==> v2 <==
==> flow/design.v (excerpt) <==
module ellipse_generator
#(
parameter  int  BITS_RES            = 12,             
parameter  int  BITS_RAD            = BITS_RES - 1,   
parameter  bit  USE_ALTERA_IP       = 0               
)
(
  input logic                        clk,               
  input logic                        reset,             
  input logic                        enable,            
  input logic                        run,               
  input logic         [1:0]          quadrant,          
  input logic                        ellipse_filled,    
  input logic  signed [BITS_RES-1:0] Xc,                
  input logic  signed [BITS_RES-1:0] Yc,                
  input logic  signed [BITS_RES-1:0] Xr,                
  input logic  signed [BITS_RES-1:0] Yr,                
  input logic                        ena_pause,         
  output logic                       busy,              
  output logic signed [BITS_RES:0]   X_coord,           
  output logic signed [BITS_RES:0]   Y_coord,           
  output logic                       pixel_data_rdy,    
  output logic                       ellipse_complete   
);
make LEC_CHECK=0 ABC_AREA=1 CAP_MARGIN=20 CORE_MARGIN=2 CORE_UTILIZATION=72 SLEW_MARGIN=20 finish   # period 5.21 ns
run.sh (not shown) runs the stock make flow with config.mk's settings and CLKGATE_MAP_FILE=.
==> inputs of v12, as changes to v2 <==
ABC_AREA = unset   (was 1)
CORE_UTILIZATION = 52   (was 72)
==> flow/constraint.sdc (replaced) <==
create_clock -name core_clock -period 7.29 [get_ports {clk}]
set_input_delay 1.4580 -clock core_clock [delete_from_list [all_inputs] [get_ports {clk}]]
set_output_delay 1.4580 -clock core_clock [all_outputs]
set_load 0.01 [all_outputs]
==> deck_impl_summary.md <==
Physical Implementation Snapshot

Synth
  • Sequential area share after synthesis: 0.2022

Run status
  • Failing step: 5_1_grt
  • Status: did not finish
  • Halt Reason: [ERROR GRT-0116] Global routing finished with congestion. Check the congestion regions in the DRC Viewer.

Place
  • Place WS: -0.6623 ns
  • Placed insts: 7308
That was v2.
==> deck_impl_summary.md <==
Implementation Results

Place
  • Placed insts: 5348
  • Place WS: -0.07420 ns

Route
  • Total iterations of the first detailed-routing run: 6

Setup path
  • Reg2reg start: ry2[2]

Run status
  • Status: no timing/DRC/antenna violations
That was v12.

==> job 4735: inputs <==
==> flow/design.v <==
module ellipse_generator
#(
parameter  int  BITS_RES            = 12,             
parameter  int  BITS_RAD            = BITS_RES - 1,   
parameter  bit  USE_ALTERA_IP       = 0               
)
(
  input logic                        clk,               
  input logic                        reset,             
  input logic                        enable,            
  input logic                        run,               
  input logic         [1:0]          quadrant,          
  input logic                        ellipse_filled,    
  input logic  signed [BITS_RES-1:0] Xc,                
  input logic  signed [BITS_RES-1:0] Yc,                
  input logic  signed [BITS_RES-1:0] Xr,                
  input logic  signed [BITS_RES-1:0] Yr,                
  input logic                        ena_pause,         
  output logic                       busy,              
  output logic signed [BITS_RES:0]   X_coord,           
  output logic signed [BITS_RES:0]   Y_coord,           
  output logic                       pixel_data_rdy,    
  output logic                       ellipse_complete   
);
logic               draw_line ;
logic        [1:0]  quadrant_latch ;     
logic        [3:0]  sub_function ;     
logic               inv ;     
logic               draw_flat ;     
logic               filled ;     
logic signed   [BITS_RES-1:0]   x ;     
logic signed   [BITS_RES-1:0]   y ;     
logic signed   [BITS_RES-1:0]   xcr ;     
logic signed   [BITS_RES-1:0]   ycr ;     
logic signed   [BITS_RES-1:0]   xrr ;     
logic signed   [BITS_RES-1:0]   yrr ;     
logic signed   [BITS_RAD*3+1:0] p ;     
logic signed   [BITS_RAD*3+1:0] px ;     
logic signed   [BITS_RAD*3+1:0] py ;     
logic unsigned [BITS_RAD*2-1:0] rx2 ;     
logic unsigned [BITS_RAD*2-1:0] ry2 ;     
logic unsigned [BITS_RAD*1-1:0] alu_mult_a ;  
logic unsigned [BITS_RAD*2-1:0] alu_mult_b ;  
logic unsigned [BITS_RAD*3-1:0] alu_mult_y     ;  
logic               pixel_data_rdy_int ;     
logic               busy_int ;     
logic               ena_process ;     
logic               freeze ;     
     always_ff @(posedge clk) if (ena_process) alu_mult_y <= alu_mult_a * alu_mult_b ;
always_comb begin
   pixel_data_rdy = pixel_data_rdy_int && !ena_pause ;  
   busy           = busy_int || run ;                   
   ena_process    = enable && !(ena_pause && pixel_data_rdy_int);
end
always_ff @( posedge clk or posedge reset ) begin
   if ( reset ) begin
      draw_line          <= 1'b0  ;
      pixel_data_rdy_int <= 1'b0  ;
      busy_int           <= 1'b0  ;
      ellipse_complete   <= 1'b0  ;
      quadrant_latch     <= 2'b0  ;
      sub_function       <= 4'd0  ;  
      x                  <= 0 ;
      y                  <= 0 ;
      xcr                <= 0 ;
      ycr                <= 0 ;
      xrr                <= 0 ;
      yrr                <= 0 ;
      p                  <= 0 ;
      rx2                <= 0 ;
      ry2                <= 0 ;
      px                 <= 0 ;
      py                 <= 0 ;
      inv                <= 1'b0 ;       
      draw_flat          <= 1'b0 ;
      filled             <= 1'b0 ;
      freeze             <= 1'b0 ;
      X_coord            <= (BITS_RES)'(0);
      Y_coord            <= (BITS_RES)'(0);
      alu_mult_a         <= (BITS_RAD*1)'(0);
      alu_mult_b         <= (BITS_RAD*2)'(0);
   end
   else if ( ena_process  ) begin 
if (!freeze) begin
  if (inv==0) begin
    case ( quadrant_latch )
      4'd0 : begin
             X_coord    <=  xcr + x;
             Y_coord    <=  ycr + y;
             end
      4'd1 : begin
             X_coord    <=  xcr - x;
             Y_coord    <=  ycr + y;
             end
      4'd2 : begin
             X_coord    <=  xcr + x;
             Y_coord    <=  ycr - y;
             end
      4'd3 : begin
             X_coord    <=  xcr - x;
             Y_coord    <=  ycr - y;
             end
      endcase
  end else begin
  case ( quadrant_latch )
      4'd0 : begin
             Y_coord    <=  xcr + x;
             X_coord    <=  ycr + y;
             end
      4'd1 : begin
             Y_coord    <=  xcr + x;
             X_coord    <=  ycr - y;
             end
      4'd2 : begin
             Y_coord    <=  xcr - x;
             X_coord    <=  ycr + y;
             end
      4'd3 : begin
             Y_coord    <=  xcr - x;
             X_coord    <=  ycr - y;
             end
      endcase
  end
end else begin   
  if (((X_coord==xcr)&& !inv) || ((X_coord==ycr)&& inv) )  freeze     <= 1'b0;            
  if (((X_coord>xcr)&& !inv)  || ((X_coord>ycr)&& inv)  )  X_coord    <= X_coord - 1'b1;  
  if (((X_coord<xcr)&& !inv)  || ((X_coord<ycr)&& inv)  )  X_coord    <= X_coord + 1'b1;  
end
casez ( sub_function )
    4'd0 : begin  
      if ( run ) begin   
         quadrant_latch <= quadrant ;  
         if ( ( Xr == 0 ) && ( Yr == 0 ) ) begin  
            x                  <= 0    ;  
            y                  <= 0    ;  
            pixel_data_rdy_int <= 1'b0  ;  
            ellipse_complete   <= 1'b0  ;  
            sub_function       <= 4'd9  ;  
            draw_line          <= 1'b1  ;  
            busy_int           <= 1'b1  ;  
            xcr       <= Xc ;  
            ycr       <= Yc ;
            xrr       <= 0 ;
            yrr       <= 0 ;
            inv       <= 1'b0 ;
            draw_flat <= 1'b0 ;
            freeze    <= 1'b0 ;
         end
         else begin  
            sub_function       <= sub_function + 1'd1  ;  
            draw_line          <= 1'b1  ;  
            busy_int           <= 1'b1  ;  
            pixel_data_rdy_int <= 1'b0  ;  
            ellipse_complete   <= 1'b0  ;  
            xcr       <= Xc ;  
            ycr       <= Yc ;
            xrr       <= Xr ;
            yrr       <= Yr ;
            inv       <= 1'b0 ;
            draw_flat <= 1'b0 ;
            filled    <= ellipse_filled ;
            freeze    <= 1'b0 ;
         end  
      end  
    end  
    4'd1 : begin  
     alu_mult_a[BITS_RAD*1-1:0]          <= xrr[BITS_RAD-1:0] ;
     alu_mult_b[BITS_RAD*1-1:0]          <= xrr[BITS_RAD-1:0] ;
     alu_mult_b[BITS_RAD*2-1:BITS_RAD*1] <= 0     ;
     x                                   <= 0     ;
     y                                   <= yrr   ;
     draw_flat                           <= 1'b0  ;
     p                                   <= 0     ;
     sub_function                        <= sub_function + 1'd1  ;  
    end
    4'd2 : begin  
     alu_mult_a[BITS_RAD*1-1:0]          <= yrr[BITS_RAD-1:0] ;
     alu_mult_b[BITS_RAD*1-1:0]          <= yrr[BITS_RAD-1:0] ;
     alu_mult_b[BITS_RAD*2-1:BITS_RAD*1] <= 0     ;
     sub_function                        <= sub_function + 1'd1  ;  
    end
    4'd3 : begin  
     rx2[BITS_RAD*2-1:0]                <= alu_mult_y[BITS_RAD*2-1:0] ;  
     alu_mult_a[BITS_RAD*1-1:0]          <= yrr[BITS_RAD-1:0] ;
     alu_mult_b[BITS_RAD*2-1:0]          <= alu_mult_y[BITS_RAD*2-1:0] ;
     ry2                                 <= (BITS_RAD*2)'((alu_mult_y[BITS_RAD*2-1:0] + 2) >> 2) ;  
     px                                  <= 0     ;                                  
     sub_function                        <= sub_function + 1'd1  ;                   
    end
    4'd4 : begin  
     px                                 <= px + ry2 ;  
     ry2[BITS_RAD*2-1:0]                <= alu_mult_y[BITS_RAD*2-1:0] ;  
     sub_function                       <= sub_function + 1'd1  ;  
    end
    4'd5 : begin  
     px                                 <= px + ry2 - alu_mult_y[BITS_RAD*3-1:0] ;  
     py                                 <= (alu_mult_y[((BITS_RAD)*3-1):0]) << 1 ;  
     sub_function                       <= sub_function + 1'd1  ;  
    end
    4'd6 : begin  
     p                                  <= px  ;  
     px                                 <= 0;
              if (xrr<2) sub_function   <= sub_function + 2'd2  ;  
              else       sub_function   <= sub_function + 1'd1  ;  
    end
    4'd7 : begin  
  if (!freeze) begin
       if (px <= py) begin   
                     pixel_data_rdy_int <= 1'b1  ;  
		             x                  <= x + 1'd1 ;
		             px                 <= px + (ry2<<1);
                     if (inv && filled) freeze <= 1'b1;    
		             if (p <= 0) begin
	                             p  <= p + ry2 + (px + (ry2<<1)) ;
		                         end else begin
		                         if (!inv && filled)  freeze <= 1'b1;      
                                 y  <= y - 1'd1;
                                 py <= py - (rx2<<1);
                                 p  <= p + ry2 + (px + (ry2<<1)) - (py - (rx2<<1)) ;
                                 end
       end else begin  
          pixel_data_rdy_int <= 1'b0  ;                 
          sub_function       <= sub_function + 1'd1  ;  
       end
   end  
    end  
    4'd8 : begin  
if (!freeze) begin
if (((y<2) || draw_flat) && x <= xrr ) begin  
    draw_flat          <= 1'b1 ;       
    y                  <= 0        ;   
              if (draw_flat) begin               
              pixel_data_rdy_int <= 1'b1  ;      
              x                  <= x + 1'd1 ;   
              end
    end else begin
          if (inv) begin
                   pixel_data_rdy_int <= 1'b0  ;  
                   sub_function       <= 4'd0  ;  
                   inv                <= 1'b0  ;  
                   draw_line          <= 1'b0  ;  
                   ellipse_complete   <= 1'b1  ;
                   busy_int           <= 1'b0  ;  
          end else begin
                   pixel_data_rdy_int <= 1'b0  ;  
                   sub_function       <= 4'd1  ;  
                   inv                <= 1'b1  ;  
                   xcr                <= ycr   ;  
                   ycr                <= xcr   ;
                   xrr                <= yrr   ;  
                   yrr                <= xrr   ;
          end
     end  
    end  
    end  
    4'd9 : begin  
            pixel_data_rdy_int <= 1'b1                 ;  
            sub_function       <= sub_function + 1'd1  ;  
    end
    default : begin                 
    sub_function       <= 4'd0  ;   
    draw_line          <= 1'b0  ;   
    pixel_data_rdy_int <= 1'b0  ;  
    sub_function       <= 4'd0  ;  
    ellipse_complete   <= 1'b1  ;
    busy_int           <= 1'b0  ;  
    end
  endcase  
      if (!draw_line && !run ) begin
         pixel_data_rdy_int <= 1'b0 ;  
         ellipse_complete   <= 1'b0 ;  
         busy_int           <= 1'b0 ;  
      end
   end  
end
endmodule
==> flow/run.sh <==
#!/bin/bash
# the make line also repeats each setting of config.mk as NAME=value (left out here)
make -C /OpenROAD-flow-scripts/flow DESIGN_CONFIG=/design/flow/config.mk WORK_HOME=/design/flow/orfs CLKGATE_MAP_FILE= finish
==> flow/config.mk <==
export PLATFORM = sky130hd
export DESIGN_NAME = ellipse_generator
export DESIGN_NICKNAME = ellipse_generator
export VERILOG_FILES = /design/flow/design.v
export SDC_FILE = /design/flow/constraint.sdc
export NUM_CORES = 4
export LEC_CHECK = 0
export CAP_MARGIN = 30
export CELL_PAD_IN_SITES_GLOBAL_PLACEMENT = 0
export CORE_ASPECT_RATIO = 1.77
export CORE_MARGIN = 6
export CORE_UTILIZATION = 72
export CTS_CLUSTER_DIAMETER = 96
export GPL_ROUTABILITY_DRIVEN = 1
export MIN_ROUTING_LAYER = met1
export PLACE_DENSITY_LB_ADDON = 0.23
export SETUP_SLACK_MARGIN = 0.59
export SLEW_MARGIN = 0
export TNS_END_PERCENT = 100
==> flow/constraint.sdc <==
create_clock -name core_clock -period 7.32 [get_ports {clk}]
set_input_delay 1.4640 -clock core_clock [delete_from_list [all_inputs] [get_ports {clk}]]
set_output_delay 1.4640 -clock core_clock [all_outputs]
set_load 0.01 [all_outputs]
==> job 3281: changes against job 4735 <==
- CAP_MARGIN: 30 -> 20
- CELL_PAD_IN_SITES_GLOBAL_PLACEMENT: 0 -> default
- CORE_ASPECT_RATIO: 1.77 -> default
- CORE_MARGIN: 6 -> 2
- CORE_UTILIZATION: 72 -> 70
- CTS_CLUSTER_DIAMETER: 96 -> default
- CTS_CLUSTER_SIZE: default -> 25
- GPL_ROUTABILITY_DRIVEN: 1 -> default
- MAX_ROUTING_LAYER: default -> met4
- MIN_ROUTING_LAYER: met1 -> default
- PLACE_DENSITY_LB_ADDON: 0.23 -> default
- SETUP_SLACK_MARGIN: 0.59 -> default
- SLEW_MARGIN: 0 -> 20
- TNS_END_PERCENT: 100 -> default
==> flow/constraint.sdc (replaced) <==
create_clock -name core_clock -period 5.89 [get_ports {clk}]
set_input_delay 1.1780 -clock core_clock [delete_from_list [all_inputs] [get_ports {clk}]]
set_output_delay 1.1780 -clock core_clock [all_outputs]
set_load 0.01 [all_outputs]
==> qor summary <==
metric                                                                    job 4735                  job 3281
Total inserted antenna cells                                                     5                         2
Hold wc startpoint                                                      Y_coord[3]                Y_coord[9]
Worst reg-to-reg setup slack                                               0.32 ns                  -0.95 ns
Register share of the cell area                                             0.2053                    0.1899
Finish-stage setup viols                                                         0                        16
Overall die area                                                      57,060 sq um              54,570 sq um
Result of the run                                 no timing/DRC/antenna violations  finished with violations
Violated checks                                                                  -      negative setup slack
Met1 Wirelength                                                           38.21 mm                  44.71 mm
# placed instances                                                           5,071                     5,420
Vias in the first global route                                              35,400                    34,020
Slowest CP cell                                           sky130_fd_sc_hd__dfrtp_1     sky130_fd_sc_hd__fa_1
DRC marker count from the first detailed-route iteration                     2,784                     3,197
Actual slew at the worst max-slew pin                                    0.9822 ns                  1.041 ns
Initial antenna violation count                                                  3                         2

==> willow: inputs <==
Starts from the design.v that is shown in full above.
clock: 5.76 ns
lec_check: 0
abc_area: 1
cap_margin: 20
core_margin: 2
core_utilization: 72
cts_cluster_diameter: 318
cts_cluster_size: 14
place_density_lb_addon: 0.02
setup_slack_margin: 0.58
slew_margin: 20
==> quartz (differences from willow) <==
ABC_AREA = unset   (was 1)
CTS_CLUSTER_DIAMETER = 342   (was 318)
CTS_CLUSTER_SIZE = unset   (was 14)
HOLD_SLACK_MARGIN = -0.1   (was unset)
PLACE_DENSITY_LB_ADDON = 0.01   (was 0.02)
SETUP_SLACK_MARGIN = unset   (was 0.58)
TNS_END_PERCENT = 5   (was unset)
==> flow/constraint.sdc (replaced) <==
create_clock -name core_clock -period 8.31 [get_ports {clk}]
set_input_delay 1.6620 -clock core_clock [delete_from_list [all_inputs] [get_ports {clk}]]
set_output_delay 1.6620 -clock core_clock [all_outputs]
set_load 0.01 [all_outputs]
==> run notes <==
• stage where the run ended: 5_1_grt
• arithmetic-cell share of the synthesized area counting full adders, half adders and majority gates: 0.221
• outcome: aborted with a tool error
• cell area after technology mapping: 0.0412 mm2
• cell total in the yosys stat output: 6111
• total cell area reported by yosys after synthesis: 0.0412 mm2
• Starting Density: 0.729
• core region area: 0.0565 mm2
• error that halted the flow: [ERROR GRT-0232] Routing congestion too high. Check the congestion heatmap in the GUI.
• commonest cells in the synthesized netlist: 1699 x sky130_fd_sc_hd__nand2_1, 908 x sky130_fd_sc_hd__inv_1, 437 x sky130_fd_sc_hd__o21ai_0
• routability-driven placement congestion ratio: 1.11
• Num CTS Buffers: 27
the above is filed under willow

==> run notes <==
• outcome: finished clean
• routability-driven placement congestion ratio: 0.966
• cell total in the yosys stat output: 4462
• Num CTS Buffers: 40
• core region area: 0.0504 mm2
• DRC Markers: 0
• count of cell instances traversed by the critical path: 33
• Starting Density: 0.733
• diodes inserted: 1
• commonest cells in the synthesized netlist: 603 x sky130_fd_sc_hd__nand2_1, 413 x sky130_fd_sc_hd__inv_1, 388 x sky130_fd_sc_hd__ha_1
the above is filed under quartz

